[config.mk]
export PLATFORM = sky130hd
export DESIGN_NAME = div_iter
export DESIGN_NICKNAME = div_iter
export VERILOG_FILES = /design/flow/design.v
export SDC_FILE = /design/flow/constraint.sdc
export NUM_CORES = 4
export LEC_CHECK = 0
export CAP_MARGIN = 20
export CELL_PAD_IN_SITES_DETAIL_PLACEMENT = 0
export CELL_PAD_IN_SITES_GLOBAL_PLACEMENT = 3
export CORE_MARGIN = 3
export CORE_UTILIZATION = 37
export PLACE_DENSITY_LB_ADDON = 0.15
export SETUP_SLACK_MARGIN = 0.72
export SLEW_MARGIN = 20
[constraint.sdc]
create_clock -name core_clock -period 3.35 [get_ports {div_clk}]
set_input_delay 0.6700 -clock core_clock [delete_from_list [all_inputs] [get_ports {div_clk}]]
set_output_delay 0.6700 -clock core_clock [all_outputs]
set_load 0.01 [all_outputs]
[design.v]
`timescale 1ns / 1ps
module div_iter (
  input div_clk,
  input resetn,
  input div,
  input div_signed,
  input [31:0] x,
  input [31:0] y,
  output [31:0]s,
  output [31:0] r,
  output reg complete
  );
  wire s_sign;
  wire r_sign;
  wire [31:0] x_abs;
  wire [31:0] y_abs;
  assign s_sign = div_signed ? (x[31] ^ y[31]) : 1'b0;
  assign r_sign = div_signed ? x[31] : 1'b0;
  assign x_abs  = div_signed ? (x[31] ? ~x + 32'd1 : x) : x;
  assign y_abs  = div_signed ? (y[31] ? ~y + 32'd1 : y) : y;
  wire [63:0] op_x_tmp;
  wire [32:0] op_x_high;
  wire        op_x_update;
  wire [32:0] sub_res;
  wire [31:0] r_tmp;
  wire [31:0] s_tmp1;
  reg  [63:0] op_x;
  reg  [32:0] op_y;
  reg  [5:0]  count;
  reg  [31:0] s_tmp;
  always @ ( posedge div_clk )
  begin
    if(!resetn)
    begin
      complete <= 1'b0;
      count    <= 6'd0;
      s_tmp    <= 32'd0;
    end
    else if(div&&!complete)
    begin
      if(count == 6'd0)
      begin
        op_x <= {32'd0,x_abs};
        op_y <= {1'b0,y_abs};
      end
      else if(op_x_update)
      begin
        op_x <= {sub_res,op_x_tmp[30:0]};
      end
      else if(!op_x_update)
        op_x <= op_x_tmp;
      count <= count == 6'd32 ? 6'd0 : count + 6'd1;
      complete <= count == 6'd32 ? 1'b1 : complete;
      s_tmp <= {s_tmp1[31:1],op_x_update};
    end
    else if(complete)
      complete <= 1'b0;
  end
assign s_tmp1 = (count == 6'd0) ? s_tmp : s_tmp << 1;
assign op_x_tmp = (count == 6'd0 || count == 6'd1) ? op_x : op_x << 1;
assign op_x_high = op_x_tmp[63:31];
assign sub_res = op_x_high + ~op_y + 1;
assign op_x_update = ~sub_res[32];
assign r_tmp = complete ? op_x[62:31] : 32'd0;
assign s = div_signed ? (s_sign ? ~s_tmp + 32'd1 : s_tmp) : s_tmp;
assign r = div_signed ? (r_sign ? ~r_tmp + 32'd1 : r_tmp) : r_tmp;
endmodule  
[run.sh]
#!/bin/bash
# the make line also repeats each setting of config.mk as NAME=value (left out here)
make -C /OpenROAD-flow-scripts/flow DESIGN_CONFIG=/design/flow/config.mk WORK_HOME=/design/flow/orfs CLKGATE_MAP_FILE= finish
==> reports/metrics.csv, run 1 <==
metric,value,unit
Post-Synth XOR/XNOR Area,0.114,
cell area after synthesis,10300,µm²
clock skew,0.0172,ns
Synth Net Count,1344,
worst rel slew slack,0.499,
Peak Freq,250,MHz
Die Ht,173,µm
H-tree depth,4,
total wire length,37.2,mm
Startpoint Class,flip-flop,
Syn. warnings,1,
Buffers on Ports,132,
Adder Area Share,0.0492,
Placeable Area,27200,µm²
Top cell area share,0.279,
via count of the first global-routing pass,10500,
final slew viol count,0,
Synth Flop Type,edfxtp_1,
WP depth,15,
Top Ports,133,
OpenROAD warnings,31,
pwr/cell area,419,nW/µm²
number of CTS-inserted buffers,17,
RSZ-0062 raised after global routing,yes,
"Seq share, synth",0.354,
cell taking the most area after synthesis,edfxtp_1,
Clock Path Buffers,2,
first-pass detailed-route iteration total,4,
CP max-delay cell,or4_4,
worst r2r path cells,15,
Post-synth EDFFs,96,
Hold Crit Class,reg2reg,
Sink Count,135,
hold-critical path depth,2,
gpl congestion,0.961,
DRT antenna net count,0,
Psw,0.00260,W
clock share of power,0.251,
DP Area,13900,µm²
"Req. time, crit path",3.52,ns
# Cells Yosys,1236,
ys flops,135,
dpl ws,-0.724,ns
Vias,10800,
worst path cell trace,nor3_4 -> nand3b_1 -> and2_4 -> buf_16 -> mux2_4 -> ha_4 -> nand2_2 -> or4_4 -> a211oi_4 -> o21ai_2 -> mux2i_4 -> nor2_4 -> buf_12 -> mux2i_1 -> nor2_1,
Tot GR Track Use,0.236,
total power,0.00733,W
dpl cells,1901,
Pwr top,combinational cells,
Lkg Pwr,7.25,nW
maximum VDD drop,0.000342,V
Setup crit end kind,flip-flop,
chip width,173,µm
Crit path buffers/inverters,2,
aoi share,0.186,
pin count of the biggest net entering global routing,35,
WS Path Type,reg2reg,
combinational power,0.00348,W
Post-synth area hogs,"edfxtp_1, dfxtp_1, nand2_1",
FILL cells,2278,
Critical Path Sink,op_x[56]$_SDFFCE_PP0P_,
DR vias/cell,5.27,
drt wl/cell,18.2,µm
Hold Crit Endpoint,s_tmp[26]$_SDFFE_PN0P_,
Reg power frac,0.274,
Top non-seq family,simple AND/OR/NAND/NOR gates,
internal power,0.00472,W
r2r setup slk,-0.65,ns
Hold Crit Start,s_tmp[26]$_SDFFE_PN0P_,
Mapped Cells,1236,
first-pass GRT wire length,57.7,mm
sequential cell power,0.00200,W
average cell area after synthesis,8.36,µm²
Sw Ratio,0.355,
Clock net power,0.00184,W
Comb pwr share,0.476,
Final #Nets,1772,
# diodes,0,
critical-path maximum fanout,8,
CP Launch Point,count[3]$_SDFFE_PN0P_,
final worst slack,-0.647,ns
CP arrival,4.16,ns
clk latency of the worst-skew pair,0.44,ns
initial DRC count,680,
floorplan row count,60,
final setup fails,98,
Clock Tree Root,clkbuf_16,
"AND/OR/NAND/NOR Cells, Area Fraction",0.196,
CTS tree,yes,
drt drc,0,
Cell Type Count,60,
RR Endpoint,op_x[56]$_SDFFCE_PP0P_,
Hold WS,0.501,ns
DP HPWL,24.4,mm
Tcrit/Tclk final,1.19,
initial antenna violation count,0,
status,failed layout checks,
total grt overflow,0,
Slew @ Worst Pin,0.745,ns
"delay-heaviest family, CP",simple AND/OR/NAND/NOR gates,
Mux cell area share,0.0551,
final std cells w/o fill,2049,
Worst-path clk slew,0.07,ns
die area,30000,µm²
FF-to-FF Start,count[3]$_SDFFE_PN0P_,
YS chip area,10300,µm²
"FFs w/ async S/R, synth",0,
fp util,0.380,
total of max-cap violations,0,
most frequent cells after synthesis,"nand2_1, nor2_1, a21oi_1",
final worst path period need,4.00,ns
violated checks,negative setup slack,
Crit path largest cell delay,0.56,ns
Syn-to-layout area delta,69.0,%
Final Instance Area,17500,µm²
Yosys top cell by instances,nand2_1,
Final Hold Fails,0,
==> stage by stage <==
step / utilization / TNS (ns)
floorplan: - / -13.84
global placement: 0.512 / -21.01
detailed placement: 0.512 / -25.09
CTS: 0.601 / -16.72
global route: 0.643 / -32.68
finish: 0.643 / -21.87
==> what timing repair did <==
item                                    CTS  global route
gates resized                           543           253
endpoints found under the setup margin  114           193
cloned                                   12             3
pin swaps                               106           124
hold buffers                              0             0
buffers inserted                         74            27
==> area by class of cell <==
| cell class | instances | area (µm²) | share of cell area |
|---|---|---|---|
| repair buffers | 470 | 4350 | 0.249 |
| clock inverters | 15 | 138 | 0.00788 |
| inverters | 55 | 206 | 0.0118 |
| well taps | 372 | 465 | 0.0266 |
| multi-input cells | 985 | 8210 | 0.470 |
| flip-flops and latches | 135 | 3670 | 0.210 |
| clock buffers | 17 | 425 | 0.0244 |
==> layer usage <==
metal	global-route usage	wire length (µm)	vias up
met5	0	0	-
met4	0.0544	571	0
met3	0.0312	1720	34
met2	0.367	17200	275
met1	0.349	17700	5215
li1	-	-	5270
==> run 2, diff against run 1 <==
ABC_AREA = 0   (was default)
CELL_PAD_IN_SITES_DETAIL_PLACEMENT = default   (was 0)
CELL_PAD_IN_SITES_GLOBAL_PLACEMENT = 0   (was 3)
CORE_ASPECT_RATIO = 1.23   (was default)
CORE_MARGIN = 2   (was 3)
CORE_UTILIZATION = 67   (was 37)
CTS_CLUSTER_SIZE = 80   (was default)
GPL_ROUTABILITY_DRIVEN = 0   (was default)
GPL_TIMING_DRIVEN = 1   (was default)
HOLD_SLACK_MARGIN = 0.29   (was default)
SETUP_SLACK_MARGIN = default   (was 0.72)
TNS_END_PERCENT = 40   (was default)
clock period = 3.7 ns   (was 3.35 ns; I/O delays follow)
==> reports/metrics.csv, run 2 <==
metric,value,unit,change
dpl ws,-0.326,ns,+0.399 ns
Mapped Cells,1236,,unchanged
Clock Path Buffers,2,,unchanged
aoi share,0.186,,unchanged
Top non-seq family,simple AND/OR/NAND/NOR gates,,
H-tree depth,4,,unchanged
"Seq share, synth",0.354,,unchanged
number of CTS-inserted buffers,17,,unchanged
# Cells Yosys,1236,,unchanged
Mux cell area share,0.0551,,unchanged
Placeable Area,15100,µm²,-44%
Synth Net Count,1344,,unchanged
Die Ht,142,µm,-18%
Clock Tree Root,clkbuf_16,,
most frequent cells after synthesis,"nand2_1, nor2_1, a21oi_1",,
Top cell area share,0.279,,unchanged
chip width,116,µm,-33%
DP Area,12800,µm²,-8.0%
Post-synth area hogs,"edfxtp_1, dfxtp_1, nand2_1",,
fp util,0.683,,+0.302
Syn. warnings,1,,unchanged
Synth Flop Type,edfxtp_1,,
"FFs w/ async S/R, synth",0,,unchanged
Cell Type Count,60,,unchanged
"AND/OR/NAND/NOR Cells, Area Fraction",0.196,,unchanged
dpl cells,1649,,-13%
Sink Count,135,,unchanged
Fail Step,5_1_grt,,
Top Ports,133,,unchanged
Post-Synth XOR/XNOR Area,0.114,,unchanged
Buffers on Ports,132,,unchanged
Yosys top cell by instances,nand2_1,,
YS chip area,10300,µm²,unchanged
floorplan row count,50,,-17%
Adder Area Share,0.0492,,unchanged
status,did not finish,,
Post-synth EDFFs,96,,unchanged
cell area after synthesis,10300,µm²,unchanged
average cell area after synthesis,8.36,µm²,unchanged
cell taking the most area after synthesis,edfxtp_1,,
DP HPWL,21.2,mm,-13%
ys flops,135,,unchanged
die area,16400,µm²,-45%
==> run 2: metrics by stage <==
step | TNS [ns] | power (W)
2_1_floorplan | -2.44 | 0.00313
3_3_place_gp | -3.51 | 0.00376
3_5_place_dp | -7.28 | 0.00385
4_1_cts | -3.66 | 0.00564
==> run 2: what timing repair did <==
action                     in CTS
resized                        81
pin swaps                      20
buffers inserted               24
gates cloned                    2
setup endpoints to repair      64
hold buffers                    0
==> run 3, diff against run 2 <==
CELL_PAD_IN_SITES_DETAIL_PLACEMENT = 2   (was default)
CELL_PAD_IN_SITES_GLOBAL_PLACEMENT = 1   (was 0)
CORE_ASPECT_RATIO = 0.5   (was 1.23)
CORE_UTILIZATION = 48   (was 67)
CTS_CLUSTER_DIAMETER = 122   (was default)
CTS_CLUSTER_SIZE = 45   (was 80)
GPL_ROUTABILITY_DRIVEN = 1   (was 0)
HOLD_SLACK_MARGIN = default   (was 0.29)
MAX_ROUTING_LAYER = met5   (was default)
MIN_ROUTING_LAYER = met1   (was default)
PLACE_DENSITY = 0.4   (was default)
PLACE_DENSITY_LB_ADDON = default   (was 0.15)
SETUP_SLACK_MARGIN = 1.2   (was default)
SLEW_MARGIN = 25   (was 20)
TNS_END_PERCENT = 30   (was 40)
clock period = 7.6 ns   (was 3.7 ns; I/O delays follow)
==> reports/metrics.csv, run 3 <==
metric,value,unit,change
"FFs w/ async S/R, synth",0,,unchanged
Mux cell area share,0.0551,,unchanged
Post-synth EDFFs,96,,unchanged
Die Ht,108,µm,-24%
YS chip area,10300,µm²,unchanged
Top cell area share,0.279,,unchanged
"Seq share, synth",0.354,,unchanged
cell area after synthesis,10300,µm²,unchanged
Synth Net Count,1344,,unchanged
most frequent cells after synthesis,"nand2_1, nor2_1, a21oi_1",,
Syn. warnings,1,,unchanged
Placeable Area,20800,µm²,+38%
Adder Area Share,0.0492,,unchanged
status,did not finish,,
# Cells Yosys,1236,,unchanged
aoi share,0.186,,unchanged
gpl congestion,0.955,,
ys flops,135,,unchanged
Synth Flop Type,edfxtp_1,,
Fail Step,3_5_place_dp,,
cell taking the most area after synthesis,edfxtp_1,,
Mapped Cells,1236,,unchanged
"AND/OR/NAND/NOR Cells, Area Fraction",0.196,,unchanged
Buffers on Ports,132,,unchanged
chip width,212,µm,+82%
Post-synth area hogs,"edfxtp_1, dfxtp_1, nand2_1",,
Top non-seq family,simple AND/OR/NAND/NOR gates,,
Err,[ERROR DPL-0033] detailed placement checks failed during check placement.,,
average cell area after synthesis,8.36,µm²,unchanged
Cell Type Count,60,,unchanged
Yosys top cell by instances,nand2_1,,
floorplan row count,37,,-26%
fp util,0.496,,-0.187
die area,22800,µm²,+39%
Post-Synth XOR/XNOR Area,0.114,,unchanged
Top Ports,133,,unchanged
run 3: through the flow:
step	instance area [µm²]	setup slack, ns	power [W]
floorplan	10300	3.04	0.00150
global placement	11800	2.06	0.00172
==> run 4, diff against run 3 <==
ABC_AREA = 1   (was 0)
CAP_MARGIN = 30   (was 20)
CELL_PAD_IN_SITES_GLOBAL_PLACEMENT = default   (was 1)
CORE_ASPECT_RATIO = default   (was 0.5)
CORE_MARGIN = 8   (was 2)
CORE_UTILIZATION = 69   (was 48)
CTS_CLUSTER_DIAMETER = default   (was 122)
CTS_CLUSTER_SIZE = 37   (was 45)
GPL_TIMING_DRIVEN = 0   (was 1)
HOLD_SLACK_MARGIN = 0.16   (was default)
MAX_ROUTING_LAYER = met4   (was met5)
MIN_ROUTING_LAYER = met2   (was met1)
PLACE_DENSITY = default   (was 0.4)
PLACE_DENSITY_LB_ADDON = 0.08   (was default)
SETUP_SLACK_MARGIN = 0.87   (was 1.2)
SLEW_MARGIN = 20   (was 25)
TNS_END_PERCENT = default   (was 30)
clock period = 5.0 ns   (was 7.6 ns; I/O delays follow)
==> reports/metrics.csv, run 4 <==
metric,value,unit,change
Top Ports,133,,unchanged
gpl congestion,1.01,,+5.7%
Synth Flop Type,edfxtp_1,,
# Cells Yosys,1752,,+42%
chip width,146,µm,-31%
Synth Net Count,1860,,+38%
Mapped Cells,1752,,+42%
Post-synth area hogs,"edfxtp_1, nand2_1, inv_1",,
Err,"Error: detail_place.tcl, 38 bad optional access",,
cell taking the most area after synthesis,edfxtp_1,,
cell area after synthesis,11700,µm²,+13%
Adder Area Share,0.0435,,-0.00564
"FFs w/ async S/R, synth",0,,unchanged
average cell area after synthesis,6.66,µm²,-20%
fp util,0.704,,+0.208
Yosys top cell by instances,nand2_1,,
Fail Step,3_5_place_dp,,
"AND/OR/NAND/NOR Cells, Area Fraction",0.322,,+0.125
floorplan row count,47,,+27%
"Seq share, synth",0.314,,-0.0407
Placeable Area,16600,µm²,-20%
Syn. warnings,1,,unchanged
die area,21300,µm²,-6.4%
ys flops,135,,unchanged
most frequent cells after synthesis,"nand2_1, inv_1, nor2_1",,
status,did not finish,,
Die Ht,146,µm,+36%
Mux cell area share,0,,-0.0551
YS chip area,11700,µm²,+13%
Top non-seq family,simple AND/OR/NAND/NOR gates,,
aoi share,0.127,,-0.0583
Buffers on Ports,132,,unchanged
Cell Type Count,49,,-18%
Top cell area share,0.247,,-0.0320
Post-synth EDFFs,96,,unchanged
Post-Synth XOR/XNOR Area,0.0780,,-0.0364
-- run 4: stage by stage --
| step | instances | total power, W | setup WS (ns) | cell area (µm²) | hold WS, ns |
|---|---|---|---|---|---|
| 3_3_place_gp | 2104 | 0.00302 | 0.169 | 13300 | 0.466 |
| 2_1_floorplan | 1752 | 0.00255 | 1.27 | 11700 | 0.446 |
==> run 5, diff against run 4 <==
CAP_MARGIN = 20   (was 30)
CELL_PAD_IN_SITES_DETAIL_PLACEMENT = default   (was 2)
CORE_ASPECT_RATIO = 0.86   (was default)
CORE_MARGIN = 2   (was 8)
CORE_UTILIZATION = 45   (was 69)
CTS_CLUSTER_DIAMETER = 293   (was default)
CTS_CLUSTER_SIZE = default   (was 37)
GPL_ROUTABILITY_DRIVEN = default   (was 1)
GPL_TIMING_DRIVEN = 1   (was 0)
HOLD_SLACK_MARGIN = default   (was 0.16)
MAX_ROUTING_LAYER = default   (was met4)
PLACE_DENSITY_LB_ADDON = 0.11   (was 0.08)
SETUP_SLACK_MARGIN = default   (was 0.87)
clock period = 6.44 ns   (was 5.0 ns; I/O delays follow)
==> reports/metrics.csv, run 5 <==
metric,value,unit,change
status,finished clean,,
total of max-cap violations,0,,
pin count of the biggest net entering global routing,52,,
average cell area after synthesis,6.66,µm²,unchanged
Clock Path Buffers,2,,
sequential cell power,0.00107,W,
Tcrit/Tclk final,0.885,,
Reg power frac,0.321,,
post-CTS sizing,0,,
Yosys top cell by instances,nand2_1,,
Tot GR Track Use,0.359,,
"AND/OR/NAND/NOR Cells, Area Fraction",0.322,,unchanged
DRT antenna net count,0,,
worst r2r path cells,19,,
Top non-seq family,simple AND/OR/NAND/NOR gates,,
YS chip area,11700,µm²,unchanged
worst path cell trace,clkdlybuf4s50_1 -> nand2_1 -> inv_1 -> o21ai_2 -> inv_2 -> nand2_1 -> o21ai_1 -> xor2_1 -> inv_1 -> clkdlybuf4s50_1,,
CP Launch Point,div_signed,,
Hold Crit Class,reg2reg,,
H-tree depth,4,,
Startpoint Class,input pin,,
Placeable Area,25400,µm²,+53%
total power,0.00335,W,
postcts setup bufs,0,,
"FFs w/ async S/R, synth",0,,unchanged
number of hold buffers added after cts,0,,
clock skew,0.0143,ns,
Die Ht,153,µm,+5.0%
pwr/cell area,243,nW/µm²,
Psw,0.00134,W,
Crit path largest cell delay,0.63,ns,
chip width,178,µm,+22%
floorplan row count,54,,+15%
Pwr top,combinational cells,,
Mux cell area share,0,,unchanged
Hold Crit Start,op_x[9]$_DFFE_PP_,,
worst rel slew slack,0.429,,
setup_tns,0,ns,
Clock Tree Root,clkbuf_16,,
Final #Nets,1976,,
Setup crit end kind,output port,,
# Cells Yosys,1752,,unchanged
ys flops,135,,unchanged
WS Path Type,in2out,,
Peak Freq,175,MHz,
initial DRC count,2290,,
CP max-delay cell,o21ai_2,,
r2r setup slk,1.21,ns,
CP arrival,4.41,ns,
Clock net power,0.000960,W,
drt drc,0,,
"delay-heaviest family, CP",buffers and inverters,,
total grt overflow,0,,
aoi share,0.127,,unchanged
number of CTS-inserted buffers,17,,
internal power,0.00201,W,
cell taking the most area after synthesis,edfxtp_1,,
total wire length,32.9,mm,
clk latency of the worst-skew pair,0.43,ns,
Adder Area Share,0.0435,,unchanged
"Req. time, crit path",5.15,ns,
Worst-path clk slew,0.08,ns,
Crit path buffers/inverters,5,,
final slew viol count,0,,
Top Ports,133,,unchanged
Sw Ratio,0.399,,
die area,27200,µm²,+28%
OpenROAD warnings,28,,
via count of the first global-routing pass,16100,,
Slew @ Worst Pin,0.847,ns,
most frequent cells after synthesis,"nand2_1, inv_1, nor2_1",,
final std cells w/o fill,2218,,
Post-synth area hogs,"edfxtp_1, nand2_1, inv_1",,
Synth Flop Type,edfxtp_1,,
Buffers on Ports,132,,unchanged
FILL cells,2640,,
Post-synth EDFFs,96,,unchanged
initial antenna violation count,0,,
maximum VDD drop,0.000180,V,
critical-path maximum fanout,18,,
Top cell area share,0.247,,unchanged
RR Endpoint,op_x[52]$_SDFFCE_PP0P_,,
Comb pwr share,0.393,,
Mapped Cells,1752,,unchanged
fp util,0.460,,-0.244
clock share of power,0.287,,
final setup fails,0,,
Post-Synth XOR/XNOR Area,0.0780,,unchanged
Syn-to-layout area delta,18.2,%,
Sink Count,135,,
CTS tree,yes,,
first-pass GRT wire length,52.2,mm,
RSZ-0062 raised after global routing,no,,
gpl congestion,0.903,,-11%
Vias,15800,,
combinational power,0.00131,W,
final worst path period need,5.70,ns,
Syn. warnings,1,,unchanged
Cell Type Count,49,,unchanged
WP depth,10,,
cell area after synthesis,11700,µm²,unchanged
Final Hold Fails,0,,
Lkg Pwr,6.74,nW,
FF-to-FF Start,count[0]$_SDFFE_PN0P_,,
first-pass detailed-route iteration total,31,,
Critical Path Sink,s[25],,
dpl ws,0.877,ns,
DR vias/cell,7.12,,
Synth Net Count,1860,,unchanged
drt wl/cell,14.9,µm,
dpl cells,2185,,
final worst slack,0.740,ns,
"Seq share, synth",0.314,,unchanged
Hold Crit Endpoint,op_x[10]$_DFFE_PP_,,
DP HPWL,24.6,mm,
hold-critical path depth,2,,
## run 5: routing by layer
layer	GRT usage	up-vias	wire (µm)
met2	0.375	3931	15500
met3	0.564	338	15400
met4	0.0429	12	1790
met1	-	5757	0
li1	-	5755	-
met5	0.179	-	302
## run 5: cell type report
type                       instances  area (µm²)  area share
multi-input combinational       1286        6670       0.483
sequential                       135        3660       0.266
timing repair buffer             144        1410       0.102
inverter                         284        1070      0.0775
clock buffer                      18         439      0.0318
tap                              336         420      0.0305
clock inverter                    14         123     0.00889
antenna                            1        2.50    0.000181
## run 5: through the flow
| step | util | area (µm²) | hold slack, ns |
|---|---|---|---|
| finish | 0.543 | 13800 | 0.506 |
| global route | 0.543 | 13800 | 0.533 |
| CTS | 0.543 | 13800 | 0.509 |
| detailed placement | 0.521 | 13200 | 0.500 |
| global placement | 0.521 | 13200 | 0.490 |
| floorplan | - | 11700 | 0.446 |
==> run 6, diff against run 5 <==
CELL_PAD_IN_SITES_GLOBAL_PLACEMENT = 0   (was default)
CORE_ASPECT_RATIO = 1.23   (was 0.86)
CORE_UTILIZATION = 59   (was 45)
CTS_CLUSTER_DIAMETER = default   (was 293)
CTS_CLUSTER_SIZE = 80   (was default)
GPL_ROUTABILITY_DRIVEN = 0   (was default)
HOLD_SLACK_MARGIN = 0.29   (was default)
MIN_ROUTING_LAYER = default   (was met2)
PLACE_DENSITY_LB_ADDON = 0.15   (was 0.11)
TNS_END_PERCENT = 40   (was default)
clock period = 3.28 ns   (was 6.44 ns; I/O delays follow)
==> reports/metrics.csv, run 6 <==
metric,value,unit,change
status,failed layout checks,,
violated checks,negative setup slack,,
Vias,13700,,-13%
fp util,0.595,,+0.136
DRT antenna net count,0,,unchanged
Slew @ Worst Pin,1.23,ns,+0.378 ns
hold-critical path depth,2,,unchanged
final setup fails,38,,+38
WS Path Type,reg2reg,,
aoi share,0.127,,unchanged
DP HPWL,23.5,mm,-4.6%
Hold Crit Start,s_tmp[18]$_SDFFE_PN0P_,,
Die Ht,160,µm,+4.3%
Adder Area Share,0.0435,,unchanged
Final Hold Fails,0,,unchanged
Sink Count,135,,unchanged
Synth Flop Type,edfxtp_1,,
YS chip area,11700,µm²,unchanged
dpl ws,-0.273,ns,-1.15 ns
most frequent cells after synthesis,"nand2_1, inv_1, nor2_1",,
Syn-to-layout area delta,40.4,%,
worst r2r path cells,23,,+4
worst path cell trace,inv_2 -> buf_6 -> ha_4 -> nand3_4 -> nand2_8 -> buf_12 -> buf_8 -> buf_6 -> o21ai_4 -> ha_4 -> nand2_4 -> buf_6 -> nor2_4 -> nand2_2 -> nand2_2 -> a21oi_4 -> buf_12 -> nand3_4 -> buf_12 -> buf_12 -> nand2_8 -> o21bai_4 -> nor2_1,,
"Seq share, synth",0.314,,unchanged
Startpoint Class,flip-flop,,
OpenROAD warnings,31,,+11%
Synth Net Count,1860,,unchanged
Psw,0.00336,W,+150%
Hold Crit Class,reg2reg,,
die area,20900,µm²,-23%
initial DRC count,1770,,-23%
clock skew,0.0140,ns,-0.000258 ns
number of hold buffers added after cts,0,,unchanged
total power,0.00809,W,+140%
Crit path largest cell delay,0.34,ns,-0.29 ns
# diodes,0,,-1
clock share of power,0.232,,-0.055
Yosys top cell by instances,nand2_1,,
initial antenna violation count,0,,unchanged
r2r setup slk,-0.33,ns,-1.54 ns
CP Launch Point,count[1]$_SDFFE_PN0P_,,
"FFs w/ async S/R, synth",0,,unchanged
Buffers on Ports,132,,unchanged
Cell Type Count,49,,unchanged
drt drc,0,,unchanged
Clock net power,0.00187,W,+95%
via count of the first global-routing pass,11300,,-30%
internal power,0.00473,W,+140%
"delay-heaviest family, CP",buffers and inverters,,
Worst-path clk slew,0.07,ns,about the same
Clock Path Buffers,2,,unchanged
number of CTS-inserted buffers,17,,unchanged
CP max-delay cell,dfxtp_2,,
DR vias/cell,5.92,,-17%
total of max-cap violations,0,,unchanged
CTS tree,yes,,
Comb pwr share,0.507,,+0.114
ys flops,135,,unchanged
first-pass GRT wire length,51.3,mm,-1.8%
Peak Freq,277,MHz,
Hold Crit Endpoint,s_tmp[18]$_SDFFE_PN0P_,,
Syn. warnings,1,,unchanged
total wire length,41.9,mm,+27%
Final #Nets,2138,,+8.2%
"Req. time, crit path",3.53,ns,-1.62 ns
Clock Tree Root,clkbuf_16,,
Crit path buffers/inverters,9,,+4
Top cell area share,0.247,,unchanged
crit-path most repeated cell,buf_12,,
final worst slack,-0.331,ns,-1.07 ns
cell taking the most area after synthesis,edfxtp_1,,
Post-Synth XOR/XNOR Area,0.0780,,unchanged
cell area after synthesis,11700,µm²,unchanged
drt wl/cell,18.2,µm,+22%
combinational power,0.00410,W,+210%
RSZ-0062 raised after global routing,yes,,
maximum VDD drop,0.000408,V,+130%
pwr/cell area,493,nW/µm²,+100%
Tcrit/Tclk final,1.10,,+0.216
Top non-seq family,simple AND/OR/NAND/NOR gates,,
Post-synth EDFFs,96,,unchanged
chip width,131,µm,-26%
floorplan row count,57,,+5.6%
first-pass detailed-route iteration total,12,,-61%
total grt overflow,0,,unchanged
Mapped Cells,1752,,unchanged
WP depth,23,,+13
Tot GR Track Use,0.302,,-0.0575
critical-path maximum fanout,8,,-10
Reg power frac,0.261,,-0.060
Sw Ratio,0.415,,+0.0162
FF-to-FF Start,count[1]$_SDFFE_PN0P_,,
"AND/OR/NAND/NOR Cells, Area Fraction",0.322,,unchanged
# Cells Yosys,1752,,unchanged
Post-synth area hogs,"edfxtp_1, nand2_1, inv_1",,
setup_tns,-7.08,ns,-7.08 ns
Placeable Area,19600,µm²,-23%
average cell area after synthesis,6.66,µm²,unchanged
RR Endpoint,op_x[50]$_SDFFCE_PP0P_,,
pin count of the biggest net entering global routing,37,,-29%
Mux cell area share,0,,unchanged
Pwr top,combinational cells,,
final worst path period need,3.61,ns,
sequential cell power,0.00211,W,+97%
Critical Path Sink,op_x[50]$_SDFFCE_PP0P_,,
H-tree depth,4,,unchanged
Lkg Pwr,8.06,nW,+20%
Top Ports,133,,unchanged
worst rel slew slack,0.182,,-0.247
final slew viol count,0,,unchanged
clk latency of the worst-skew pair,0.44,ns,about the same
CP arrival,3.86,ns,-0.55 ns
Setup crit end kind,flip-flop,,
-- run 6: repair_timing --
action	CTS	global route
setup buffers	6	22
pin swaps	8	32
gates cloned	5	9
resized	80	239
endpoints found under the hold margin	0	0
endpoints found under the setup margin	76	75
-- run 6: area by class of cell --
cell class	instances	area (µm²)
timing repair buffer	297	2810
multi-input combinational	1294	7930
inverter	284	1090
clock buffer	19	454
clock inverter	13	106
timing repair inverter	1	11.3
tap	265	332
sequential	135	3670
fill	1120	3220
-- run 6: metal layers --
metal,global-route usage,up-vias,share of wire
li1,-,6125,-
met1,0.378,6138,0.34
met2,0.522,1050,0.47
met3,0.0466,348,0.11
met4,0.109,0,0.081
met5,0,-,0
-- run 6: per-stage QoR --
step | instances | util | instance area [µm²] | hold slack [ns]
finish | 2308 | 0.836 | 16400 | 0.526
global route | 2308 | 0.836 | 16400 | 0.557
CTS | 2277 | 0.761 | 14900 | 0.526
detailed placement | 2234 | 0.717 | 14100 | 0.472
global placement | 2234 | 0.717 | 14100 | 0.460
floorplan | 1752 | - | 11700 | 0.446
==> run 7, diff against run 6 <==
ABC_AREA = default   (was 1)
CELL_PAD_IN_SITES_GLOBAL_PLACEMENT = default   (was 0)
CORE_ASPECT_RATIO = default   (was 1.23)
CORE_UTILIZATION = 68   (was 59)
CTS_CLUSTER_SIZE = 36   (was 80)
GPL_ROUTABILITY_DRIVEN = default   (was 0)
GPL_TIMING_DRIVEN = default   (was 1)
HOLD_SLACK_MARGIN = default   (was 0.29)
PLACE_DENSITY_LB_ADDON = default   (was 0.15)
SETUP_SLACK_MARGIN = 0.96   (was default)
TNS_END_PERCENT = default   (was 40)
clock period = 3.49 ns   (was 3.28 ns; I/O delays follow)
==> reports/metrics.csv, run 7 <==
metric,value,unit,change
cell area after synthesis,10300,µm²,-11%
cell taking the most area after synthesis,edfxtp_1,,
Err,"[ERROR DPL-0038] Utilization greater than 100%, impossible to legalize",,
die area,16200,µm²,-23%
Post-synth area hogs,"edfxtp_1, dfxtp_1, nand2_1",,
ys flops,135,,unchanged
YS chip area,10300,µm²,-11%
floorplan row count,45,,-21%
average cell area after synthesis,8.36,µm²,+25%
Mapped Cells,1236,,-29%
Adder Area Share,0.0492,,+0.00564
"Seq share, synth",0.354,,+0.0407
dpl ws,-0.518,ns,-0.245 ns
DP HPWL,23.0,mm,-2.1%
gpl congestion,1.00,,
fp util,0.687,,+0.0923
"AND/OR/NAND/NOR Cells, Area Fraction",0.196,,-0.125
Placeable Area,15000,µm²,-23%
Post-Synth XOR/XNOR Area,0.114,,+0.0364
"FFs w/ async S/R, synth",0,,unchanged
Top Ports,133,,unchanged
Synth Flop Type,edfxtp_1,,
most frequent cells after synthesis,"nand2_1, nor2_1, a21oi_1",,
chip width,127,µm,-2.7%
Buffers on Ports,132,,unchanged
DP Area,13300,µm²,-5.5%
Top non-seq family,simple AND/OR/NAND/NOR gates,,
Syn. warnings,1,,unchanged
Die Ht,127,µm,-20%
Cell Type Count,60,,+22%
Fail Step,4_1_cts,,
Top cell area share,0.279,,+0.0320
Mux cell area share,0.0551,,+0.0551
Synth Net Count,1344,,-28%
# Cells Yosys,1236,,-29%
Post-synth EDFFs,96,,unchanged
Yosys top cell by instances,nand2_1,,
status,did not finish,,
aoi share,0.186,,+0.0583
## run 7: through the flow
stage / TNS (ns) / power [W] / cells
after detailed placement: -15.74 / 0.00423 / 1653
after global placement: -10.54 / 0.00413 / 1653
after floorplan: -9.22 / 0.00336 / 1236
==> run 8, diff against run 7 <==
ABC_AREA = 1   (was default)
CAP_MARGIN = 25   (was 20)
CELL_PAD_IN_SITES_DETAIL_PLACEMENT = 2   (was default)
CELL_PAD_IN_SITES_GLOBAL_PLACEMENT = 1   (was default)
CORE_UTILIZATION = 40   (was 68)
CTS_CLUSTER_DIAMETER = 338   (was default)
CTS_CLUSTER_SIZE = default   (was 36)
GPL_ROUTABILITY_DRIVEN = 0   (was default)
PLACE_DENSITY_LB_ADDON = 0.28   (was default)
SETUP_SLACK_MARGIN = default   (was 0.96)
TNS_END_PERCENT = 75   (was default)
clock period = 5.0 ns   (was 3.49 ns; I/O delays follow)
==> reports/metrics.csv, run 8 <==
metric,value,unit,change
final setup fails,0,,
clock skew,0.0145,ns,
Vias,13200,,
cell taking the most area after synthesis,edfxtp_1,,
Crit path largest cell delay,0.57,ns,
"delay-heaviest family, CP",buffers and inverters,,
pin count of the biggest net entering global routing,52,,
# diodes,0,,
Final Instance Area,13900,µm²,
RSZ-0062 raised after global routing,no,,
worst r2r path cells,19,,
Startpoint Class,input pin,,
Top cell area share,0.247,,-0.0320
internal power,0.00267,W,
final worst slack,0.221,ns,
Mux cell area share,0,,-0.0551
maximum VDD drop,0.000189,V,
Die Ht,175,µm,+37%
drt wl/cell,27.1,µm,
"Seq share, synth",0.314,,-0.0407
DP Area,13300,µm²,+0.14%
clk latency of the worst-skew pair,0.47,ns,
pwr/cell area,343,nW/µm²,
Post-synth area hogs,"edfxtp_1, nand2_1, inv_1",,
Mapped Cells,1752,,+42%
RR Endpoint,op_x[53]$_SDFFCE_PP0P_,,
Yosys top cell by instances,nand2_1,,
combinational power,0.00197,W,
first-pass detailed-route iteration total,5,,
"Req. time, crit path",4.00,ns,
number of hold buffers added after cts,0,,
worst path cell trace,clkdlybuf4s50_1 -> nand2_1 -> inv_2 -> o21ai_4 -> a21oi_1 -> nor2_1 -> o21ai_0 -> xor2_1 -> clkdlybuf4s50_1,,
Post-Synth XOR/XNOR Area,0.0780,,-0.0364
CP arrival,3.78,ns,
Sink Count,135,,
"FFs w/ async S/R, synth",0,,unchanged
WS Path Type,in2out,,
hold-critical path depth,2,,
drt drc,0,,
Top Ports,133,,unchanged
Layout Utilization,0.485,,
average cell area after synthesis,6.66,µm²,-20%
crit-path most repeated cell,clkdlybuf4s50_1,,
Final #Nets,1979,,
via count of the first global-routing pass,15100,,
postcts setup bufs,0,,
Clock net power,0.00141,W,
YS chip area,11700,µm²,+13%
final worst path period need,4.78,ns,
chip width,175,µm,+37%
Final Hold Fails,0,,
"AND/OR/NAND/NOR Cells, Area Fraction",0.322,,+0.125
clock share of power,0.295,,
Worst-path clk slew,0.07,ns,
Tot GR Track Use,0.404,,
Tcrit/Tclk final,0.956,,
Adder Area Share,0.0435,,-0.00564
status,finished clean,,
Comb pwr share,0.411,,
initial DRC count,976,,
CP Launch Point,div_signed,,
setup_tns,0,ns,
Hold Crit Class,reg2reg,,
Synth Flop Type,edfxtp_1,,
critical-path maximum fanout,9,,
Clock Tree Root,clkbuf_16,,
die area,30600,µm²,+89%
DP HPWL,40.2,mm,+75%
Buffers on Ports,132,,unchanged
dpl ws,0.346,ns,+0.864 ns
Cell Type Count,49,,-18%
total wire length,61.5,mm,
Post-synth EDFFs,96,,unchanged
Sw Ratio,0.442,,
first-pass GRT wire length,94.0,mm,
r2r setup slk,0.43,ns,
ys flops,135,,unchanged
Psw,0.00211,W,
Slew @ Worst Pin,0.809,ns,
Syn-to-layout area delta,19.4,%,
Synth Net Count,1860,,+38%
Crit path buffers/inverters,3,,
number of CTS-inserted buffers,17,,
WP depth,9,,
total of max-cap violations,0,,
Syn. warnings,1,,unchanged
CP max-delay cell,clkdlybuf4s50_1,,
Setup crit end kind,output port,,
Pwr top,combinational cells,,
DRT antenna net count,0,,
DR vias/cell,5.83,,
Lkg Pwr,6.77,nW,
H-tree depth,4,,
final std cells w/o fill,2268,,
FF-to-FF Start,count[0]$_SDFFE_PN0P_,,
Critical Path Sink,s[26],,
total grt overflow,0,,
Hold Crit Start,s_tmp[16]$_SDFFE_PN0P_,,
worst rel slew slack,0.455,,
sequential cell power,0.00140,W,
floorplan row count,62,,+38%
most frequent cells after synthesis,"nand2_1, inv_1, nor2_1",,
initial antenna violation count,0,,
cell area after synthesis,11700,µm²,+13%
Clock Path Buffers,2,,
CTS tree,yes,,
Top non-seq family,simple AND/OR/NAND/NOR gates,,
Hold Crit Endpoint,s_tmp[16]$_SDFFE_PN0P_,,
Placeable Area,28700,µm²,+91%
Peak Freq,209,MHz,
Reg power frac,0.293,,
post-CTS sizing,0,,
fp util,0.407,,-0.281
# Cells Yosys,1752,,+42%
OpenROAD warnings,28,,
final slew viol count,0,,
aoi share,0.127,,-0.0583
dpl cells,2236,,+35%
## run 8: final cells by class
type / count / area, µm²
Timing Repair Buffer: 147 / 1430
Multi-Input combinational cell: 1286 / 6680
Fill cell: 3416 / 14800
Clock buffer: 18 / 450
Clock inverter: 14 / 159
Inverter: 284 / 1070
Sequential cell: 135 / 3660
Tap cell: 384 / 480
## run 8: stage by stage
stage	total power, W	hold WS [ns]
after global routing	0.00495	0.574
after global placement	0.00298	0.488
after floorplan	0.00255	0.446
after CTS	0.00474	0.556
after detailed placement	0.00319	0.516
final	0.00478	0.549
## run 8: metal layers
layer,routed length (µm),track usage
met1,24500,0.452
met2,30900,0.725
met3,3210,0.0836
met5,0,0
met4,2920,0.202
==> run 9, diff against run 8 <==
CAP_MARGIN = 20   (was 25)
CELL_PAD_IN_SITES_DETAIL_PLACEMENT = default   (was 2)
CELL_PAD_IN_SITES_GLOBAL_PLACEMENT = default   (was 1)
CORE_ASPECT_RATIO = 0.5   (was default)
CORE_UTILIZATION = 62   (was 40)
CTS_CLUSTER_DIAMETER = 374   (was 338)
CTS_CLUSTER_SIZE = 100   (was default)
GPL_ROUTABILITY_DRIVEN = default   (was 0)
PLACE_DENSITY = 0.43   (was default)
PLACE_DENSITY_LB_ADDON = default   (was 0.28)
SETUP_SLACK_MARGIN = 1.02   (was default)
TNS_END_PERCENT = 10   (was 75)
clock period = 3.5 ns   (was 5.0 ns; I/O delays follow)
==> reports/metrics.csv, run 9 <==
metric,value,unit,change
WS Path Type,reg2out,,
CP arrival,2.84,ns,-0.94 ns
final std cells w/o fill,2314,,+2.0%
Sw Ratio,0.390,,-0.0517
total of max-cap violations,0,,unchanged
Crit path buffers/inverters,4,,+1
floorplan row count,35,,-44%
Startpoint Class,flip-flop,,
OpenROAD warnings,33,,+18%
Sink Count,135,,unchanged
worst rel slew slack,0.471,,+0.0162
clock skew,0.0130,ns,-0.00150 ns
hold-critical path depth,2,,unchanged
DRT antenna net count,0,,unchanged
Top cell area share,0.247,,unchanged
combinational power,0.00350,W,+78%
comb. cell area,7770,µm²,+16%
Tcrit/Tclk final,1.01,,+0.0552
final slew viol count,0,,unchanged
worst r2r path cells,25,,+6
Lkg Pwr,7.89,nW,+17%
average cell area after synthesis,6.66,µm²,unchanged
Hold Crit Start,s_tmp[31]$_SDFFE_PN0P_,,
Syn-to-layout area delta,39.4,%,
gpl congestion,0.984,,
busiest layer in global routing,met2,,
"Seq share, synth",0.314,,unchanged
"delay-heaviest family, CP",buffers and inverters,,
"FFs w/ async S/R, synth",0,,unchanged
DP HPWL,26.4,mm,-34%
critical-path maximum fanout,17,,+8
ys flops,135,,unchanged
Psw,0.00289,W,+37%
Crit path largest cell delay,0.53,ns,-0.04 ns
CP Launch Point,complete$_SDFFE_PN0N_,,
"Req. time, crit path",2.80,ns,-1.20 ns
total power,0.00741,W,+55%
fp util,0.633,,+0.226
Die Ht,101,µm,-42%
Clock Path Buffers,2,,unchanged
number of CTS-inserted buffers,17,,unchanged
drt wl/cell,19.7,µm,-27%
initial antenna violation count,0,,unchanged
Cell Type Count,49,,unchanged
CTS tree,yes,,
Post-Synth XOR/XNOR Area,0.0780,,unchanged
maximum VDD drop,0.000421,V,+120%
# diodes,0,,unchanged
Tot GR Track Use,0.402,,-0.00170
Mapped Cells,1752,,unchanged
met2 usage,0.675,,-0.0503
Pwr top,combinational cells,,
cell area after synthesis,11700,µm²,unchanged
r2r setup slk,-0.02,ns,-0.45 ns
YS chip area,11700,µm²,unchanged
first-pass detailed-route iteration total,13,,+8
pin count of the biggest net entering global routing,49,,-5.8%
H-tree depth,4,,unchanged
drt drc,0,,unchanged
aoi share,0.127,,unchanged
initial DRC count,2018,,+110%
RR Endpoint,op_x[32]$_SDFFCE_PP0P_,,
clk latency of the worst-skew pair,0.44,ns,-0.03 ns
DP Area,13800,µm²,+3.6%
Placeable Area,18400,µm²,-36%
number of hold buffers added after cts,0,,unchanged
Synth Net Count,1860,,unchanged
cell taking the most area after synthesis,edfxtp_1,,
internal power,0.00452,W,+69%
DR vias/cell,6.09,,+4.4%
Final Instance Area,16300,µm²,+17%
Comb pwr share,0.472,,+0.061
final worst slack,-0.0387,ns,-0.260 ns
pwr/cell area,455,nW/µm²,+33%
Post-synth EDFFs,96,,unchanged
Vias,14100,,+6.6%
Yosys top cell by instances,nand2_1,,
Critical Path Sink,r[29],,
violated checks,negative setup slack,,
FF-to-FF Start,count[1]$_SDFFE_PN0P_,,
"AND/OR/NAND/NOR Cells, Area Fraction",0.322,,unchanged
Clock Tree Root,clkbuf_16,,
sequential cell power,0.00199,W,+42%
die area,20000,µm²,-35%
final setup fails,6,,+6
total grt overflow,0,,unchanged
Slew @ Worst Pin,0.792,ns,-0.0167 ns
status,failed layout checks,,
WP depth,11,,+2
Hold WS,0.476,ns,-0.0734 ns
Final #Nets,2150,,+8.6%
total wire length,45.6,mm,-26%
Synth Flop Type,edfxtp_1,,
Layout Utilization,0.883,,+0.397
met1 Usage GRT,0.509,,+0.0568
final worst path period need,3.54,ns,
Syn. warnings,1,,unchanged
FILL cells,893,,-74%
RSZ-0062 raised after global routing,yes,,
chip width,198,µm,+13%
first-pass GRT wire length,62.7,mm,-33%
clock share of power,0.258,,-0.037
Worst-path clk slew,0.07,ns,about the same
Reg area,3670,µm²,+0.17%
met3 global-route usage,0.0957,,+0.0121
Peak Freq,283,MHz,
# Cells Yosys,1752,,unchanged
via count of the first global-routing pass,12500,,-17%
CP max-delay cell,clkdlybuf4s50_1,,
Reg power frac,0.269,,-0.024
Top Ports,133,,unchanged
Buffers on Ports,132,,unchanged
Post-synth area hogs,"edfxtp_1, nand2_1, inv_1",,
worst path cell trace,buf_4 -> nand2_2 -> inv_1 -> nor2_1 -> nand2_1 -> nor2_1 -> nand3_1 -> nand2_1 -> xnor2_1 -> inv_1 -> clkdlybuf4s50_1,,
Final Hold Fails,0,,unchanged
Clock net power,0.00191,W,+35%
Top non-seq family,simple AND/OR/NAND/NOR gates,,
Adder Area Share,0.0435,,unchanged
dpl cells,2189,,-2.1%
Hold Crit Endpoint,s_tmp[31]$_SDFFE_PN0P_,,
Setup crit end kind,output port,,
Mux cell area share,0,,unchanged
Hold Crit Class,reg2reg,,
most frequent cells after synthesis,"nand2_1, inv_1, nor2_1",,
run 9: cell type report:
type                            instances  area share
Timing Repair Buffer                  311       0.171
Inverter                              284      0.0683
Multi-Input combinational cell       1292       0.478
Clock buffer                           22      0.0279
Timing Repair inverter                  1    0.000538
Tap cell                              259      0.0199
Sequential cell                       135       0.225
Clock inverter                         10     0.00930
run 9: what timing repair did:
item | CTS | global route
gates resized | 244 | 110
setup endpoints to repair | 100 | 138
setup buffers | 61 | 24
cloned | 5 | 3
pin swaps | 38 | 43
run 9: metrics by stage:
| stage | setup WS [ns] | setup TNS [ns] |
|---|---|---|
| after CTS | 0.169 | 0 |
| after detailed placement | -0.163 | -2.68 |
| after floorplan | 0.434 | 0 |
| after global placement | -0.124 | -1.02 |
| after global routing | -0.456 | -3.17 |
| final | -0.0387 | -0.156 |
run 9: routing by layer:
layer | vias up | share of wire
li1 | 6150 | -
met3 | 348 | 0.15
met1 | 6314 | 0.36
met2 | 1274 | 0.43
met5 | - | 0
met4 | 0 | 0.063
==> run 10, diff against run 9 <==
CELL_PAD_IN_SITES_GLOBAL_PLACEMENT = 0   (was default)
CORE_ASPECT_RATIO = 1.23   (was 0.5)
CORE_UTILIZATION = 69   (was 62)
CTS_CLUSTER_DIAMETER = 201   (was 374)
CTS_CLUSTER_SIZE = 80   (was 100)
GPL_ROUTABILITY_DRIVEN = 0   (was default)
GPL_TIMING_DRIVEN = 1   (was default)
HOLD_SLACK_MARGIN = 0.3   (was default)
PLACE_DENSITY = default   (was 0.43)
PLACE_DENSITY_LB_ADDON = 0.19   (was default)
SETUP_SLACK_MARGIN = 1.05   (was 1.02)
TNS_END_PERCENT = 40   (was 10)
clock period = 3.61 ns   (was 3.5 ns; I/O delays follow)
==> reports/metrics.csv, run 10 <==
metric,value,unit,change
status,did not finish,,
Fail Step,5_1_grt,,
Err,"[ERROR DPL-0038] Utilization greater than 100%, impossible to legalize",,
Mapped Cells,1752,,unchanged
"FFs w/ async S/R, synth",0,,unchanged
average cell area after synthesis,6.66,µm²,unchanged
chip width,121,µm,-39%
floorplan row count,52,,+49%
Yosys top cell by instances,nand2_1,,
Adder Area Share,0.0435,,unchanged
number of CTS-inserted buffers,17,,unchanged
cell taking the most area after synthesis,edfxtp_1,,
Syn. warnings,1,,unchanged
Buffers on Ports,132,,unchanged
Synth Flop Type,edfxtp_1,,
Clock Tree Root,clkbuf_16,,
Top Ports,133,,unchanged
Post-synth EDFFs,96,,unchanged
Clock Path Buffers,2,,unchanged
YS chip area,11700,µm²,unchanged
"Seq share, synth",0.314,,unchanged
"AND/OR/NAND/NOR Cells, Area Fraction",0.322,,unchanged
Mux cell area share,0,,unchanged
cell area after synthesis,11700,µm²,unchanged
Top non-seq family,simple AND/OR/NAND/NOR gates,,
most frequent cells after synthesis,"nand2_1, inv_1, nor2_1",,
fp util,0.706,,+0.0732
die area,18000,µm²,-10%
DP Area,13300,µm²,-3.4%
ys flops,135,,unchanged
H-tree depth,4,,unchanged
Sink Count,135,,unchanged
aoi share,0.127,,unchanged
dpl ws,-0.0271,ns,+0.136 ns
Top cell area share,0.247,,unchanged
Die Ht,148,µm,+47%
Cell Type Count,49,,unchanged
Post-Synth XOR/XNOR Area,0.0780,,unchanged
# Cells Yosys,1752,,unchanged
Synth Net Count,1860,,unchanged
Post-synth area hogs,"edfxtp_1, nand2_1, inv_1",,
DP HPWL,22.8,mm,-14%
number of hold buffers added after cts,0,,unchanged
Placeable Area,16500,µm²,-10%
-- run 10: timing repair --
action                                 4_1_cts
pin swaps                                   52
buffers inserted                            57
gates cloned                                12
endpoints found under the hold margin        0
resized                                    269
setup endpoints to repair                  109
-- run 10: through the flow --
step | setup TNS [ns] | utilization | std cells
2_1_floorplan | 0 | - | 1752
3_3_place_gp | 0 | 0.806 | 2089
4_1_cts | 0 | 0.938 | 2190
3_5_place_dp | -0.162 | 0.806 | 2089
==> run 11, diff against run 10 <==
ABC_AREA = default   (was 1)
CELL_PAD_IN_SITES_DETAIL_PLACEMENT = 0   (was default)
CELL_PAD_IN_SITES_GLOBAL_PLACEMENT = default   (was 0)
CORE_ASPECT_RATIO = default   (was 1.23)
CORE_MARGIN = 5   (was 2)
CORE_UTILIZATION = 24   (was 69)
CTS_CLUSTER_DIAMETER = 241   (was 201)
CTS_CLUSTER_SIZE = 40   (was 80)
GPL_ROUTABILITY_DRIVEN = 1   (was 0)
GPL_TIMING_DRIVEN = default   (was 1)
HOLD_SLACK_MARGIN = default   (was 0.3)
MAX_ROUTING_LAYER = met5   (was default)
PLACE_DENSITY_LB_ADDON = 0.2   (was 0.19)
SETUP_SLACK_MARGIN = default   (was 1.05)
SLEW_MARGIN = 0   (was 20)
TNS_END_PERCENT = default   (was 40)
clock period = 4.45 ns   (was 3.61 ns; I/O delays follow)
==> reports/metrics.csv, run 11 <==
metric,value,unit,change
maximum VDD drop,0.000274,V,
sequential cell power,0.00152,W,
cell taking the most area after synthesis,edfxtp_1,,
Hold Crit Endpoint,s_tmp[31]$_SDFFE_PN0P_,,
Crit path largest cell delay,0.57,ns,
Hold Crit Class,reg2reg,,
floorplan row count,76,,+46%
most frequent cells after synthesis,"nand2_1, nor2_1, a21oi_1",,
clock share of power,0.335,,
Hold Crit Start,s_tmp[31]$_SDFFE_PN0P_,,
final slew viol count,0,,
Post-synth area hogs,"edfxtp_1, dfxtp_1, nand2_1",,
Pwr top,combinational cells,,
RR Endpoint,op_x[40]$_SDFFCE_PP0P_,,
cell area after synthesis,10300,µm²,-11%
die area,47300,µm²,+160%
# diodes,0,,
Top cell area share,0.279,,+0.0320
met2 usage,0.194,,
Peak Freq,237,MHz,
first-pass GRT wire length,49.8,mm,
final setup fails,0,,
FILL cells,4499,,
hold-critical path depth,2,,
"FFs w/ async S/R, synth",0,,unchanged
worst rel slew slack,0.395,,
comb. cell area,6310,µm²,
clk latency of the worst-skew pair,0.45,ns,
Psw,0.00152,W,
"AND/OR/NAND/NOR Cells, Area Fraction",0.196,,-0.125
Vias,9166,,
Crit path buffers/inverters,2,,
busiest layer in global routing,met1,,
Sw Ratio,0.329,,
Tot GR Track Use,0.131,,
"delay-heaviest family, CP",AND-OR/OR-AND gates,,
gpl congestion,0.860,,
Reg power frac,0.329,,
Reg area,3660,µm²,
Top Ports,133,,unchanged
Syn-to-layout area delta,28.9,%,
Clock net power,0.00155,W,
Final Hold Fails,0,,
"Req. time, crit path",3.56,ns,
Worst-path clk slew,0.06,ns,
Die Ht,218,µm,+47%
WP depth,10,,
clock skew,0.0146,ns,
Syn. warnings,1,,unchanged
total power,0.00462,W,
YS chip area,10300,µm²,-11%
setup_tns,0,ns,
critical-path maximum fanout,5,,
CP arrival,3.33,ns,
Comb pwr share,0.336,,
WS Path Type,reg2out,,
"Seq share, synth",0.354,,+0.0407
chip width,218,µm,+79%
first-pass detailed-route iteration total,5,,
Buffers on Ports,132,,unchanged
Sink Count,135,,unchanged
r2r setup slk,0.32,ns,
Synth Net Count,1344,,-28%
internal power,0.00310,W,
status,finished clean,,
ys flops,135,,unchanged
Clock Tree Root,clkbuf_16,,
final worst path period need,4.22,ns,
DP HPWL,23.8,mm,+4.3%
number of CTS-inserted buffers,17,,unchanged
combinational power,0.00155,W,
Adder Area Share,0.0492,,+0.00564
via count of the first global-routing pass,8925,,
# Cells Yosys,1236,,-29%
FF-to-FF Start,count[1]$_SDFFE_PN0P_,,
total wire length,31.2,mm,
RSZ-0062 raised after global routing,no,,
Top non-seq family,simple AND/OR/NAND/NOR gates,,
worst path cell trace,or3_1 -> o31ai_1 -> buf_4 -> o21ai_1 -> o21bai_2 -> nand2b_1 -> o41ai_2 -> xor2_1 -> nor2_1 -> clkdlybuf4s50_1,,
Slew @ Worst Pin,0.905,ns,
Critical Path Sink,r[25],,
Setup crit end kind,output port,,
drt wl/cell,16.1,µm,
Final #Nets,1489,,
CP max-delay cell,clkdlybuf4s50_1,,
DR vias/cell,4.72,,
average cell area after synthesis,8.36,µm²,+25%
H-tree depth,4,,unchanged
fp util,0.242,,-0.465
Post-synth EDFFs,96,,unchanged
Post-Synth XOR/XNOR Area,0.114,,+0.0364
DRT antenna net count,0,,
CTS tree,yes,,
Tcrit/Tclk final,0.947,,
Mapped Cells,1236,,-29%
pin count of the biggest net entering global routing,58,,
drt drc,0,,
initial antenna violation count,0,,
Mux cell area share,0.0551,,+0.0551
CP Launch Point,op_x[34]$_SDFFCE_PP0P_,,
initial DRC count,717,,
met3 global-route usage,0.0239,,
pwr/cell area,347,nW/µm²,
worst r2r path cells,16,,
Startpoint Class,flip-flop,,
Lkg Pwr,4.94,nW,
Cell Type Count,60,,+22%
total grt overflow,0,,
total of max-cap violations,0,,
aoi share,0.186,,+0.0583
Yosys top cell by instances,nand2_1,,
Clock Path Buffers,2,,unchanged
Synth Flop Type,edfxtp_1,,
Placeable Area,42800,µm²,+160%
OpenROAD warnings,28,,
met1 Usage GRT,0.195,,
[run 11: layout make-up]
| class | instances | area share |
|---|---|---|
| Timing Repair Buffer | 188 | 0.137 |
| Sequential cell | 135 | 0.275 |
| Inverter | 55 | 0.0155 |
| Tap cell | 546 | 0.0513 |
| Clock buffer | 23 | 0.0400 |
| Multi-Input combinational cell | 984 | 0.473 |
| Clock inverter | 9 | 0.00808 |
[run 11: what timing repair did]
item                                    CTS  global route
pin swaps                                 0             3
gates resized                             4            14
setup buffers                             0             5
hold buffers                              0             0
endpoints found under the setup margin   11            41
[run 11: metal layers]
| metal | part of all wire | vias to the layer above | wire length, µm |
|---|---|---|---|
| li1 | - | 4691 | - |
| met1 | 0.52 | 4260 | 16200 |
| met2 | 0.42 | 194 | 13200 |
| met3 | 0.046 | 21 | 1430 |
| met4 | 0.012 | 0 | 374 |
| met5 | 0 | - | 0 |
[run 11: per-stage QoR]
stage,instance area (µm²),setup WS [ns],hold slack (ns),instances,util
2_1_floorplan,10300,0.0287,0.455,1236,-
3_3_place_gp,12500,0.0298,0.476,1902,0.293
3_5_place_dp,12500,0.00648,0.478,1902,0.293
4_1_cts,13200,0.0268,0.487,1934,0.309
5_1_grt,13300,0.0141,0.518,1940,0.311
6_report,13300,0.234,0.482,1940,0.311
==> run 12, diff against run 11 <==
ABC_AREA = 0   (was default)
CAP_MARGIN = 5   (was 20)
CELL_PAD_IN_SITES_DETAIL_PLACEMENT = default   (was 0)
CELL_PAD_IN_SITES_GLOBAL_PLACEMENT = 0   (was default)
CORE_ASPECT_RATIO = 1.23   (was default)
CORE_MARGIN = 2   (was 5)
CORE_UTILIZATION = 72   (was 24)
CTS_CLUSTER_DIAMETER = 250   (was 241)
CTS_CLUSTER_SIZE = 72   (was 40)
GPL_ROUTABILITY_DRIVEN = 0   (was 1)
GPL_TIMING_DRIVEN = 1   (was default)
HOLD_SLACK_MARGIN = 0.13   (was default)
MAX_ROUTING_LAYER = met4   (was met5)
PLACE_DENSITY_LB_ADDON = 0.0   (was 0.2)
SETUP_SLACK_MARGIN = 0.59   (was default)
SLEW_MARGIN = 20   (was 0)
TNS_END_PERCENT = 40   (was default)
clock period = 2.09 ns   (was 4.45 ns; I/O delays follow)
==> reports/metrics.csv, run 12 <==
metric,value,unit,change
Top cell area share,0.279,,unchanged
Syn. warnings,1,,unchanged
Post-synth area hogs,"edfxtp_1, dfxtp_1, nand2_1",,
die area,15300,µm²,-68%
"Seq share, synth",0.354,,unchanged
Top Ports,133,,unchanged
Placeable Area,14100,µm²,-67%
Top non-seq family,simple AND/OR/NAND/NOR gates,,
Post-synth EDFFs,96,,unchanged
cell taking the most area after synthesis,edfxtp_1,,
"AND/OR/NAND/NOR Cells, Area Fraction",0.196,,unchanged
# Cells Yosys,1236,,unchanged
Cell Type Count,60,,unchanged
cell area after synthesis,10300,µm²,unchanged
Yosys top cell by instances,nand2_1,,
Post-Synth XOR/XNOR Area,0.114,,unchanged
"FFs w/ async S/R, synth",0,,unchanged
Err,"[ERROR DPL-0038] Utilization greater than 100%, impossible to legalize",,
YS chip area,10300,µm²,unchanged
most frequent cells after synthesis,"nand2_1, nor2_1, a21oi_1",,
Adder Area Share,0.0492,,unchanged
chip width,112,µm,-48%
status,did not finish,,
Mux cell area share,0.0551,,unchanged
fp util,0.735,,+0.494
average cell area after synthesis,8.36,µm²,unchanged
Fail Step,3_5_place_dp,,
Die Ht,137,µm,-37%
aoi share,0.186,,unchanged
Synth Net Count,1344,,unchanged
Buffers on Ports,132,,unchanged
Mapped Cells,1236,,unchanged
Synth Flop Type,edfxtp_1,,
floorplan row count,48,,-37%
ys flops,135,,unchanged
## run 12: stage by stage
stage / total power [W] / setup TNS (ns) / instances / setup WS [ns] / area (µm²)
3_3_place_gp: 0.00698 / -125.97 / 1803 / -1.78 / 14500
2_1_floorplan: 0.00561 / -66.31 / 1236 / -1.76 / 10800
==> run 13, diff against run 12 <==
CAP_MARGIN = 0   (was 5)
CORE_UTILIZATION = 69   (was 72)
CTS_CLUSTER_DIAMETER = 201   (was 250)
CTS_CLUSTER_SIZE = 36   (was 72)
MAX_ROUTING_LAYER = default   (was met4)
PLACE_DENSITY_LB_ADDON = 0.19   (was 0.0)
SETUP_SLACK_MARGIN = default   (was 0.59)
clock period = 3.61 ns   (was 2.09 ns; I/O delays follow)
==> reports/metrics.csv, run 13 <==
metric,value,unit,change
status,did not finish,,
Fail Step,5_1_grt,,
Err,[ERROR GRT-0232] Routing congestion too high. Check the congestion heatmap in the GUI.,,
"Seq share, synth",0.354,,unchanged
total grt overflow,1882,,
Cell Type Count,60,,unchanged
Top cell area share,0.279,,unchanged
H-tree depth,4,,
# Cells Yosys,1236,,unchanged
Clock Tree Root,clkbuf_16,,
DP HPWL,21.7,mm,
Tot GR Track Use,1.04,,
number of CTS-inserted buffers,17,,
Adder Area Share,0.0492,,unchanged
die area,16000,µm²,+4.2%
Syn. warnings,1,,unchanged
cell taking the most area after synthesis,edfxtp_1,,
aoi share,0.186,,unchanged
"AND/OR/NAND/NOR Cells, Area Fraction",0.196,,unchanged
Buffers on Ports,132,,unchanged
floorplan row count,49,,+2.1%
chip width,114,µm,+2.1%
Placeable Area,14700,µm²,+4.3%
Synth Flop Type,edfxtp_1,,
Top Ports,133,,unchanged
DP Area,12900,µm²,
Post-synth area hogs,"edfxtp_1, dfxtp_1, nand2_1",,
Post-Synth XOR/XNOR Area,0.114,,unchanged
Die Ht,140,µm,+2.1%
"FFs w/ async S/R, synth",0,,unchanged
Post-synth EDFFs,96,,unchanged
most frequent cells after synthesis,"nand2_1, nor2_1, a21oi_1",,
Clock Path Buffers,2,,
Synth Net Count,1344,,unchanged
Yosys top cell by instances,nand2_1,,
Mapped Cells,1236,,unchanged
dpl ws,-0.354,ns,
ys flops,135,,unchanged
Top non-seq family,simple AND/OR/NAND/NOR gates,,
average cell area after synthesis,8.36,µm²,unchanged
fp util,0.705,,-0.0301
Sink Count,135,,
cell area after synthesis,10300,µm²,unchanged
Mux cell area share,0.0551,,unchanged
YS chip area,10300,µm²,unchanged
==> run 13: what timing repair did <==
item                                    4_1_cts
resized                                     121
hold buffers                                  0
pin swaps                                    23
endpoints found under the setup margin       64
gates cloned                                  4
buffers inserted                             18
==> run 13: per-layer routing <==
metal	overflow	GRT usage
met1	9	0.901
met2	1510	1.45
met3	10	0.709
met4	353	1.16
met5	0	0.210
==> run 13: metrics by stage <==
step | utilization | TNS [ns] | instances
detailed placement | 0.880 | -9.19 | 1640
floorplan | - | -5.14 | 1236
global placement | 0.880 | -5.58 | 1640
CTS | 0.967 | -8.52 | 1694
==> run 14, diff against run 13 <==
ABC_AREA = default   (was 0)
CAP_MARGIN = 20   (was 0)
CELL_PAD_IN_SITES_GLOBAL_PLACEMENT = default   (was 0)
CORE_ASPECT_RATIO = default   (was 1.23)
CORE_UTILIZATION = 40   (was 69)
CTS_CLUSTER_DIAMETER = default   (was 201)
CTS_CLUSTER_SIZE = default   (was 36)
GPL_ROUTABILITY_DRIVEN = default   (was 0)
GPL_TIMING_DRIVEN = default   (was 1)
HOLD_SLACK_MARGIN = default   (was 0.13)
PLACE_DENSITY_LB_ADDON = default   (was 0.19)
TNS_END_PERCENT = default   (was 40)
clock period = 2.67 ns   (was 3.61 ns; I/O delays follow)
==> reports/metrics.csv, run 14 <==
metric,value,unit,change
maximum VDD drop,0.000360,V,
Pwr top,combinational cells,,
total grt overflow,0,,
Comb pwr share,0.448,,
DRT antenna net count,0,,
average cell area after synthesis,8.36,µm²,unchanged
sequential cell power,0.00249,W,
OpenROAD warnings,31,,
Die Ht,165,µm,+18%
Tot GR Track Use,0.243,,
initial DRC count,782,,
Clock Tree Root,clkbuf_16,,
Final Instance Area,16900,µm²,
Clock net power,0.00241,W,
floorplan row count,58,,+18%
via count of the first global-routing pass,10600,,
critical-path maximum fanout,12,,
final setup fails,76,,
number of hold buffers added after cts,0,,unchanged
DP Area,14400,µm²,+12%
Lkg Pwr,7.18,nW,
RSZ-0062 raised after global routing,yes,,
Clock Path Buffers,2,,unchanged
drt drc,0,,
fp util,0.409,,-0.296
worst r2r path cells,17,,
die area,27100,µm²,+70%
Hold WS,0.491,ns,
Placeable Area,25300,µm²,+72%
Cell Type Count,60,,unchanged
CP arrival,4.11,ns,
Worst-path clk slew,0.07,ns,
Tcrit/Tclk final,1.47,,
worst path cell trace,nor3_4 -> buf_6 -> nand3b_4 -> and2_4 -> buf_8 -> buf_16 -> mux2_4 -> ha_1 -> nand4_1 -> or4_4 -> a211oi_4 -> o21ai_2 -> mux2i_4 -> nor2_4 -> buf_12 -> mux2i_1 -> nor2_1,,
Syn. warnings,1,,unchanged
total wire length,34.6,mm,
pwr/cell area,525,nW/µm²,
"Req. time, crit path",2.85,ns,
Startpoint Class,flip-flop,,
number of CTS-inserted buffers,17,,unchanged
ys flops,135,,unchanged
final worst path period need,3.93,ns,
Peak Freq,254,MHz,
most frequent cells after synthesis,"nand2_1, nor2_1, a21oi_1",,
H-tree depth,4,,unchanged
Sink Count,135,,unchanged
final slew viol count,0,,
r2r setup slk,-1.26,ns,
drt wl/cell,16.8,µm,
hold-critical path depth,2,,
cell area after synthesis,10300,µm²,unchanged
Critical Path Sink,op_x[40]$_SDFFCE_PP0P_,,
Slew @ Worst Pin,0.713,ns,
"AND/OR/NAND/NOR Cells, Area Fraction",0.196,,unchanged
initial antenna violation count,0,,
Post-Synth XOR/XNOR Area,0.114,,unchanged
Syn-to-layout area delta,63.7,%,
first-pass GRT wire length,52.9,mm,
Top cell area share,0.279,,unchanged
cell taking the most area after synthesis,edfxtp_1,,
Vias,10900,,
"delay-heaviest family, CP",simple AND/OR/NAND/NOR gates,,
Top Ports,133,,unchanged
Sw Ratio,0.341,,
"Seq share, synth",0.354,,unchanged
Synth Net Count,1344,,unchanged
pin count of the biggest net entering global routing,58,,
DR vias/cell,5.32,,
Mapped Cells,1236,,unchanged
# Cells Yosys,1236,,unchanged
first-pass detailed-route iteration total,6,,
Reg power frac,0.280,,
Top non-seq family,simple AND/OR/NAND/NOR gates,,
Buffers on Ports,132,,unchanged
clk latency of the worst-skew pair,0.44,ns,
worst rel slew slack,0.524,,
"FFs w/ async S/R, synth",0,,unchanged
Final Hold Fails,0,,
internal power,0.00586,W,
violated checks,negative setup slack,,
Setup crit end kind,flip-flop,,
RR Endpoint,op_x[40]$_SDFFCE_PP0P_,,
WS Path Type,reg2reg,,
# diodes,0,,
CTS tree,yes,,
FILL cells,1985,,
Mux cell area share,0.0551,,unchanged
Crit path largest cell delay,0.45,ns,
Yosys top cell by instances,nand2_1,,
total of max-cap violations,0,,
gpl congestion,0.896,,
final worst slack,-1.26,ns,
Hold Crit Class,reg2reg,,
WP depth,17,,
Adder Area Share,0.0492,,unchanged
Hold Crit Endpoint,s_tmp[31]$_SDFFE_PN0P_,,
FF-to-FF Start,count[3]$_SDFFE_PN0P_,,
aoi share,0.186,,unchanged
DP HPWL,23.2,mm,+6.9%
clock share of power,0.272,,
combinational power,0.00398,W,
Synth Flop Type,edfxtp_1,,
Hold Crit Start,s_tmp[31]$_SDFFE_PN0P_,,
CP max-delay cell,or4_4,,
Final #Nets,1822,,
Post-synth area hogs,"edfxtp_1, dfxtp_1, nand2_1",,
comb. cell area,7540,µm²,
Reg area,3670,µm²,
status,failed layout checks,,
YS chip area,10300,µm²,unchanged
Post-synth EDFFs,96,,unchanged
Crit path buffers/inverters,4,,
CP Launch Point,count[3]$_SDFFE_PN0P_,,
clock skew,0.0106,ns,
chip width,165,µm,+44%
Psw,0.00303,W,
run 14: what timing repair did:
item / 4_1_cts / 5_1_grt
pin swaps: 72 / 70
gates cloned: 4 / 5
buffers inserted: 60 / 30
gates resized: 401 / 130
setup endpoints to repair: 105 / 193
run 14: stage by stage:
step                      worst slack, ns  setup TNS [ns]  utilization  total power [W]  std cells
after floorplan                     -1.18          -36.90            -          0.00436       1236
after global placement              -1.22          -71.58        0.572          0.00561       1950
after detailed placement            -1.25          -74.18        0.572          0.00564       1950
after CTS                           -1.21         -107.00        0.640          0.00855       2039
after global routing                -1.40          -66.82        0.670          0.00931       2057
final                               -1.26          -57.62        0.670          0.00889       2057
run 14: cell type report:
class | instances | area share
clock inverter | 14 | 0.00991
inverter | 55 | 0.0122
tap | 330 | 0.0244
clock buffer | 18 | 0.0254
sequential | 135 | 0.217
timing repair buffer | 521 | 0.265
multi-input combinational | 984 | 0.446
run 14: metal layers:
layer	vias to the layer above	wire length, µm	global-route usage
met1	5187	15800	0.333
met5	-	0	0
li1	5374	-	-
met3	35	1600	0.0306
met2	346	16500	0.409
met4	0	601	0.0577
Power is estimated from default activity; no workload was simulated.
